## FpCustomAddSub
module FpCustomAddSub 
# (
	parameter	ManWidth	=	16,
	parameter	ExpWidth	=	6
)
(Rst_i,Clk_i,A_i,B_i,AddSub_i,Nd_i,Result_o,ResultValid_o);	
	function integer Log2;
	input integer value;
		begin
			Log2 = 0;
			while (value > 1) begin
				value   = value >> 1;
				Log2    = Log2 + 1;
			end
		end
	endfunction
	localparam	InOutWidth	=	1+ExpWidth+ManWidth;
	localparam	ExtManWidth	=	ManWidth+1;
	localparam	Stages	=	Log2(InOutWidth);
	input	Rst_i;
	input	Clk_i;
	input	[InOutWidth-1:0]	A_i;
	input	[InOutWidth-1:0]	B_i;
	input	AddSub_i;
	input	Nd_i;
	output	[InOutWidth-1:0]	Result_o;
	output	ResultValid_o;
	wire	signB	=	B_i[InOutWidth-1]^AddSub_i;
	wire	[InOutWidth-2:0]	absA	=	A_i[InOutWidth-2:0];
	wire	[InOutWidth-2:0]	absB	=	B_i[InOutWidth-2:0];
	reg		[InOutWidth-1:0]	muxA;
	reg		[InOutWidth-1:0]	muxB;
	reg	impliedA;
	reg	impliedB;
	reg	[InOutWidth-1:0]	muxAReg;
	reg	[InOutWidth-1:0]	muxBReg;
	reg	[ExpWidth-1:0]		expDiff;
	reg	addSubOrepation;
	wire	[ManWidth:0]	manA	=	{impliedA,	muxAReg[ManWidth-1:0]};
	wire	[ManWidth:0]	manB	=	{impliedB,	muxBReg[ManWidth-1:0]};
	reg	[ManWidth:0]	manANorm;
	reg	[ManWidth:0]	manBNorm;
	reg	addSubOrepationReg;
	reg	[ExtManWidth:0]	manSum;
	wire	[Stages-1:0]	distance;
	wire	[ExtManWidth+1:0]	dataArray	[0:Stages];
	wire	[Stages+1:0]	distanceR	=	{2'b00,distanceR1};
	reg		[ExtManWidth-1:0]	manSumReg;
	wire	[ExtManWidth-1:0]	normCMan	=	manSumReg	<<	distanceR1[Stages-1:0];	 
	reg	[ManWidth-1:0]	manC;
  ...
Size: roughly 170 flip-flops, about 74 I/O pins, ~7700 um2 of cells after synthesis.
Settings: LEC_CHECK=0, ABC_AREA=1, CAP_MARGIN=20, CORE_ASPECT_RATIO=1.15, CORE_MARGIN=2, CORE_UTILIZATION=65, SETUP_SLACK_MARGIN=1.01, SLEW_MARGIN=20; clock period 4.66 ns.
run.sh (not shown) runs the stock make flow with config.mk's settings and CLKGATE_MAP_FILE=.
The starting point finished with timing, DRC and antenna clean.
Then changed:
CORE_ASPECT_RATIO = default   (was 1.15)
CORE_UTILIZATION = 40   (was 65)
MAX_ROUTING_LAYER = met4   (was default)
SETUP_SLACK_MARGIN = default   (was 1.01)
clock period = 4.5 ns   (was 4.66 ns; I/O delays follow)
What happened:
- clock skew is about the same
- total power came out higher by about 1.3%
- final cell count rises by 6.3%
- worst hold slack is better by 3.6 ps
- global-route usage decreases by 11 points
- routed wire length decreases by about 7%
- first-iteration DRC count falls by 47%
- non-clock buffer count came out lower by 1
- synthesized cell count is unchanged
- via count fell by 5.7%
- register-to-register slack is worse by 20 ps

---

Setup of job 8492:
Starting RTL as in the previous note.
Design FpCustomAddSub, start of the top module:
module FpCustomAddSub 
# (
	parameter	ManWidth	=	16,
	parameter	ExpWidth	=	6
)
(Rst_i,Clk_i,A_i,B_i,AddSub_i,Nd_i,Result_o,ResultValid_o);
export LEC_CHECK = 0
export ABC_AREA = 1
export CAP_MARGIN = 20
export CELL_PAD_IN_SITES_DETAIL_PLACEMENT = 0
export CELL_PAD_IN_SITES_GLOBAL_PLACEMENT = 1
export CORE_ASPECT_RATIO = 1.72
export CORE_MARGIN = 10
export CORE_UTILIZATION = 45
export CTS_CLUSTER_DIAMETER = 379
export CTS_CLUSTER_SIZE = 100
export MAX_ROUTING_LAYER = met5
export PLACE_DENSITY = 0.78
export SETUP_SLACK_MARGIN = -0.24
export SLEW_MARGIN = 0
export TNS_END_PERCENT = 15
create_clock -name core_clock -period 2.65 [get_ports {Clk_i}]
| job 8492 | all stages done | FAIL | setup timing |
The following lists how job 2470 was set up differently from job 8492:
Settings: CELL_PAD_IN_SITES_DETAIL_PLACEMENT now 1, was 0; GPL_ROUTABILITY_DRIVEN now 0, previously not set; TNS_END_PERCENT now 65, was 15; CTS_CLUSTER_SIZE now 84, was 100; CORE_ASPECT_RATIO no longer set, was 1.72; MIN_ROUTING_LAYER now met1, previously not set; PLACE_DENSITY_LB_ADDON now 0.03, previously not set; CTS_CLUSTER_DIAMETER now 92, was 379; CORE_MARGIN now 4, was 10; PLACE_DENSITY no longer set, was 0.78; SETUP_SLACK_MARGIN no longer set, was -0.24; CORE_UTILIZATION now 15, was 45.
Results
Summary of job 8492 and job 2470: one run falls short of a clean finish, namely job 8492. Diff job 8492 and job 2470: final tally of setup violations higher in job 8492. Compared with job 8492, job 2470 improves register-to-register slack. Compared with job 8492, job 2470 shows a higher count of vias placed by the detailed router. Comparing job 8492 and job 2470, area added between synthesis and finish is lower on job 8492. In job 2470 the global-route wire length before repair turned out about 40% higher than in job 8492. | final worst-path cycle share | lower: job 2470 |. Transition time at the pin with the least slew margin: job 2470 < job 8492. Setup slack in job 2470 is larger than in job 8492. Side by side, number of detailed-route iterations in the first pass turned out lower in job 2470 than in job 8492.
#### Input delta (job 5776 over job 2470)
Settings: CELL_PAD_IN_SITES_GLOBAL_PLACEMENT: 1 -> unset; TNS_END_PERCENT: 65 -> unset; PLACE_DENSITY_LB_ADDON: 0.03 -> unset; CTS_CLUSTER_SIZE: 84 -> unset; CORE_MARGIN: 4 -> 2; ABC_AREA: 1 -> unset; CTS_CLUSTER_DIAMETER: 92 -> unset; CELL_PAD_IN_SITES_DETAIL_PLACEMENT: 1 -> unset; GPL_ROUTABILITY_DRIVEN: 0 -> unset; SLEW_MARGIN: 0 -> 20; MIN_ROUTING_LAYER: met1 -> unset; MAX_ROUTING_LAYER: met5 -> unset; CORE_UTILIZATION: 15 -> 65; the clock period (ns, I/O delays scaled along): 2.65 -> 4.66.
Findings:
Job 5776 reached the end of the flow, and the finished layout is clean on the timing, DRC and antenna checks. From job 2470 to job 5776 the numbers moved as follows: met1 demand-to-capacity share in global routing picked up an extra 16 points, clock network fraction of total power picked up an extra 3.2 points, fill cell total of the finished layout went down 5239. Count of plain and timing-repair buffers in the layout, job 5776 and job 2470, lower one = job 5776. Job 5776 has actual transition at the worst max-transition pin above what job 2470 had. Compared with job 2470, job 5776 shows number of distinct library cells after synthesis that has gone up by more than half. Side by side, maximum operating frequency turned out lower in job 5776 than in job 2470. In job 5776 the wire length turned out 38% lower than in job 2470. In the reports for job 5776 and job 2470, the smaller final total power belongs to job 5776. Comparing job 5776 and job 2470, the lower layout-stage area growth over the synthesis result is on job 5776.
Modified inputs, job 6376 compared to job 5776
Settings: CORE_UTILIZATION: 65 -> 57; SETUP_SLACK_MARGIN: unset -> 0.6; the clock period (ns, I/O delays scaled along): 4.66 -> 2.19.
## What came out
In the summary table, job 6376 is marked failed, with error DPL-0038 raised in 5_1_grt.
Of job 5776 and job 6376, the run reporting the lower core utilization at floorplan was job 6376.
Job 6376 against job 5776: share of flip-flops with an asynchronous set or reset after synthesis essentially unchanged; post-cts resize count increased 339; die area increased 1700 sq um; floorplan die width increased 7.4 um; chip area line of the yosys report essentially unchanged.
Going from job 5776 to job 6376, placement row count grows by 3.

---

Starting RTL as in the previous note.
## FpCustomAddSub
module FpCustomAddSub 
# (
	parameter	ManWidth	=	16,
	parameter	ExpWidth	=	6
)
(Rst_i,Clk_i,A_i,B_i,AddSub_i,Nd_i,Result_o,ResultValid_o);
clock: 4.5 ns
lec_check: 0
cap_margin: 20
core_margin: 9
core_utilization: 40
gpl_timing_driven: 0
slew_margin: 20
The starting point ran to the end with no violations.
Then changed:
Settings changed: ABC_AREA set to 1, CORE_MARGIN 9 to 6, MAX_ROUTING_LAYER set to met4.
Clock period 4.5 ns to 3.84 ns, I/O delays scaled along.
Wire length goes up by 2.1%; clock-buffer cell count goes down by 2; register-to-register slack improved by 0.34 ns; die size went down by 7.5%; via count came out higher by 13%; sequential share of layout area is about the same.

---

Setup of run A:
The RTL this note starts from:
==> flow/design.v <==
module FpCustomAddSub 
# (
	parameter	ManWidth	=	16,
	parameter	ExpWidth	=	6
)
(Rst_i,Clk_i,A_i,B_i,AddSub_i,Nd_i,Result_o,ResultValid_o);	
	function integer Log2;
	input integer value;
		begin
			Log2 = 0;
			while (value > 1) begin
				value   = value >> 1;
				Log2    = Log2 + 1;
			end
		end
	endfunction
	localparam	InOutWidth	=	1+ExpWidth+ManWidth;
	localparam	ExtManWidth	=	ManWidth+1;
	localparam	Stages	=	Log2(InOutWidth);
	input	Rst_i;
	input	Clk_i;
	input	[InOutWidth-1:0]	A_i;
	input	[InOutWidth-1:0]	B_i;
	input	AddSub_i;
	input	Nd_i;
	output	[InOutWidth-1:0]	Result_o;
	output	ResultValid_o;
	wire	signB	=	B_i[InOutWidth-1]^AddSub_i;
	wire	[InOutWidth-2:0]	absA	=	A_i[InOutWidth-2:0];
	wire	[InOutWidth-2:0]	absB	=	B_i[InOutWidth-2:0];
	reg		[InOutWidth-1:0]	muxA;
	reg		[InOutWidth-1:0]	muxB;
	reg	impliedA;
	reg	impliedB;
	reg	[InOutWidth-1:0]	muxAReg;
	reg	[InOutWidth-1:0]	muxBReg;
	reg	[ExpWidth-1:0]		expDiff;
	reg	addSubOrepation;
	wire	[ManWidth:0]	manA	=	{impliedA,	muxAReg[ManWidth-1:0]};
	wire	[ManWidth:0]	manB	=	{impliedB,	muxBReg[ManWidth-1:0]};
	reg	[ManWidth:0]	manANorm;
	reg	[ManWidth:0]	manBNorm;
	reg	addSubOrepationReg;
	reg	[ExtManWidth:0]	manSum;
	wire	[Stages-1:0]	distance;
	wire	[ExtManWidth+1:0]	dataArray	[0:Stages];
	wire	[Stages+1:0]	distanceR	=	{2'b00,distanceR1};
	reg		[ExtManWidth-1:0]	manSumReg;
	wire	[ExtManWidth-1:0]	normCMan	=	manSumReg	<<	distanceR1[Stages-1:0];	 
	reg	[ManWidth-1:0]	manC;
	reg	[ExpWidth-1:0]	expAPipe	[0:4];
	reg	[ExpWidth-1:0]	expC;
	reg	[4:0]	signC;
	reg	[8:0]	valid;
	assign  dataArray [0]	=	manSum;		
	assign	Result_o	=	{signC[4],expC,manC};
	assign	ResultValid_o	=	valid[4];
	always	@(*)	begin
		if	(absA<absB)	begin
			muxA	<=	{signB,absB};
			muxB	<=	{A_i[InOutWidth-1],absA};
		end	else	begin
			muxA	<=	{A_i[InOutWidth-1],absA};
			muxB	<=	{signB,absB};
		end 
	end
	always	@(posedge	Clk_i)	begin
		if	(muxA	[InOutWidth-2 -:ExpWidth]	==	8'h00)	begin	 
			impliedA	<=	1'b0;	 
		end	else	begin
			impliedA	<=	1'b1;	 
		end
		if	(muxB	[InOutWidth-2 -:ExpWidth]	==	8'h00)	begin	 
			impliedB	<=	1'b0;
		end	else	begin
			impliedB	<=	1'b1;
		end
		muxAReg	<=	muxA;
		muxBReg	<=	muxB;
		expDiff	<=	muxA[InOutWidth-2 -:ExpWidth]	-	muxB[InOutWidth-2 -:ExpWidth];	 
		addSubOrepation	<=	muxA[InOutWidth-1]	^	muxB[InOutWidth-1];	 
	end
	always	@(posedge	Clk_i)	begin
		manANorm	<=	manA;
		manBNorm	<=	manB	>>	expDiff;	 
		addSubOrepationReg <= addSubOrepation;
	end
	always	@(posedge	Clk_i)	begin
		if	(Rst_i)	begin
			manSum	<=	{ExtManWidth{1'b0}};
		end	else	if	(!addSubOrepationReg)	begin
			manSum	<=	{1'b0,	manANorm}	+	{1'b0,	manBNorm};
		end	else	begin
			manSum	<=	{1'b0,	manANorm}	-	{1'b0,	manBNorm};
		end
	end
	genvar	i;
	generate	
		for (i=0; i<Stages; i=i+1)	begin: searchMSB
			wire [ExtManWidth+1:0] dataIn;	
			wire [ExtManWidth+1:0] shitedDataOut;
			wire [ExtManWidth+1:0] dataOut;
			assign  dataIn = dataArray[i];
			wire    shiftDesired = ~|(dataIn[ExtManWidth+1:ExtManWidth+1-(1 << (Stages-1-i))]);
			assign  distance[(Stages-1-i)] = shiftDesired;		
			assign  shitedDataOut = dataIn << (1 << (Stages-1-i));	
			assign  dataOut = shiftDesired ? shitedDataOut : dataIn;	
			assign  dataArray[i+1] = dataOut;
		end
		reg	[Stages-1:0]	distanceR1;
		always	@(posedge	Clk_i)	begin
			distanceR1	<=	distance;
		end
	endgenerate	
	always	@(posedge	Clk_i)	begin
		manSumReg	<=	manSum	[ExtManWidth-1 -:ExtManWidth];
	end
	always	@(posedge	Clk_i)	begin
		if	(Rst_i)	begin
			manC	<=	{ManWidth{1'b0}};
		end	else	begin
			manC	<=	normCMan	[ExtManWidth-1 -:ManWidth];	 
		end
	end
	always	@(posedge	Clk_i)	begin	
		expAPipe[0]	<=	muxA[InOutWidth-2 -:ExpWidth];	 
		expAPipe[1]	<=	expAPipe[0];
		expAPipe[2]	<=	expAPipe[1];
		expAPipe[3]	<=	expAPipe[2];
		expAPipe[4]	<=	expAPipe[3];
	end
	always	@(posedge	Clk_i)	begin
		if	(&distanceR1)	begin
			expC	<=	{ExpWidth{1'b0}};
		end	else	begin
			if	(expAPipe[3]	>=	distanceR)	begin
				expC	<=	expAPipe[3]-distanceR+1;			 
			end	else	begin
				expC	<=	{{ExpWidth+1{1'b0}},1'b1};
			end
		end	
	end
	always	@(posedge	Clk_i)	begin
		signC	<=	{signC[3:0],	muxA[InOutWidth-1]};
	end
	always	@(posedge	Clk_i)	begin
		valid	<=	{valid[7:0],Nd_i};
	end	
endmodule
clock: 3.2 ns
lec_check: 0
cap_margin: 20
core_margin: 2
core_utilization: 72
cts_cluster_diameter: 364
setup_slack_margin: -0.16
slew_margin: 20
Run A finished all stages; however, its layout fails the closing checks, the failures being setup timing.
--- input diff run A..run B ---
- clearing SETUP_SLACK_MARGIN, which used to be -0.16
- putting CTS_CLUSTER_SIZE at 96 where nothing was set
- putting PLACE_DENSITY at 0.39 where nothing was set
- clearing CTS_CLUSTER_DIAMETER, which used to be 364
- swapping 3.2 for 4.66 in the clock period (ns, I/O delays scaled along)
Results
Both conditions hold for run B: the flow ran to the end and the final layout passed the timing, DRC and antenna checks.
Higher proportion of power drawn by the clock network goes to run B over run A.
Delta (run B minus run A): required time at the worst-slack endpoint increased 1.45 ns; design internal power decreased about 37%; power decreased about 40%.
Looking at critical path's slowest cell, the sky130_fd_sc_hd__o31ai_1 result is from run A; the sky130_fd_sc_hd__nor3_1 one comes from run B.
Run B vs. run A: utilization -7.6 points, minimum clock period decreased by 0.27 ns relative to the old numbers, worst IR drop on VDD saw a decrease, number of vias per cell down about 13%.
Re setup total negative slack: run A was lower than run B.
Here is what was changed in the inputs of run C compared with run B.
- CTS_CLUSTER_SIZE no longer set, was 96
- PLACE_DENSITY no longer set, was 0.39
- CORE_UTILIZATION now 65, was 72
- the clock period (ns, I/O delays scaled along) now 2.19, was 4.66
Notes after the runs:
Run status, run C: aborted in 4_1_cts, error DPL-0033
As far as netlist area before placement goes, run C and run B are indistinguishable; the numbers are identical.
When run C is measured against run B, its HPWL after detailed placement turns out about 19% higher.
For sequential-to-total area share from yosys stat, run B and run C come out practically identical.
Re synthesized-area fraction occupied by adder cells: no difference whatsoever between run C and run B.
Run C -> run B: xor and xnor fraction of the mapped netlist area delta 0, exact match
Diff run B -> run C: die area up 1200 sq um; height of the chip up about 5%.
Going from run B to run C, instance area after placement grew by more than 10%.
What run B reported for floorplan row count has to be multiplied by 1.05 to get the figure for run C.
### run C -> run D
- swapping 65 for 40 in CORE_UTILIZATION
- swapping 2.19 for 3.87 in the clock period (ns, I/O delays scaled along)
[summary]
Of run D and run C, only run D finishes the flow clean. As the logs show, run C stopped at 4_1_cts after a tool error, so it never reached the end of the flow. Cell area after placement delta for run D relative to run C: about 11% lower. Taking run C as the reference, in run D final estimated routing congestion in global placement fell about 0.4%, area of the core +about 60%. Delta (run D minus run C): die height went up; count of standard-cell rows went up; distinct cell type count after synthesis did not really move; core utilization before placement went down. Compare run D and run C | worst setup slack before clock tree synthesis lower: run C. Die size: run D > run C. Higher horizontal die dimension was reported by run D, not run C.
diff inputs: run D => run E
- CORE_UTILIZATION: 40 -> 57
- SETUP_SLACK_MARGIN: unset -> -0.18
- the clock period (ns, I/O delays scaled along): 3.87 -> 2.19
- Run E had finished all stages when the layout checks came back failing, citing setup timing.
- Run D: done, clean on timing, DRC and antenna
- Core utilization: run E higher than run D
- Diff run D -> run E | design area | increase of about 20%
- Comparing run D against run E, there is no change at all in summed standard-cell area reported by yosys.
### run E -> run F
- changing CORE_UTILIZATION from 57 to 66
- changing SETUP_SLACK_MARGIN from -0.18 to 0.61
- changing the clock period (ns, I/O delays scaled along) from 2.19 to 2.35
==> comparison <==
- Run F did not finish; a tool error ended it in 4_1_cts.
- Run F vs. run E: height of the die went down by 6.8%.
- Post-place instance area grows slightly when moving from run E to run F.
- Lower die width goes to run F over run E.
- STATUS standard cell core area: run F wins against run E
- Run F ended up with a lower die size than run E did.
Power is estimated from default activity; no workload was simulated.
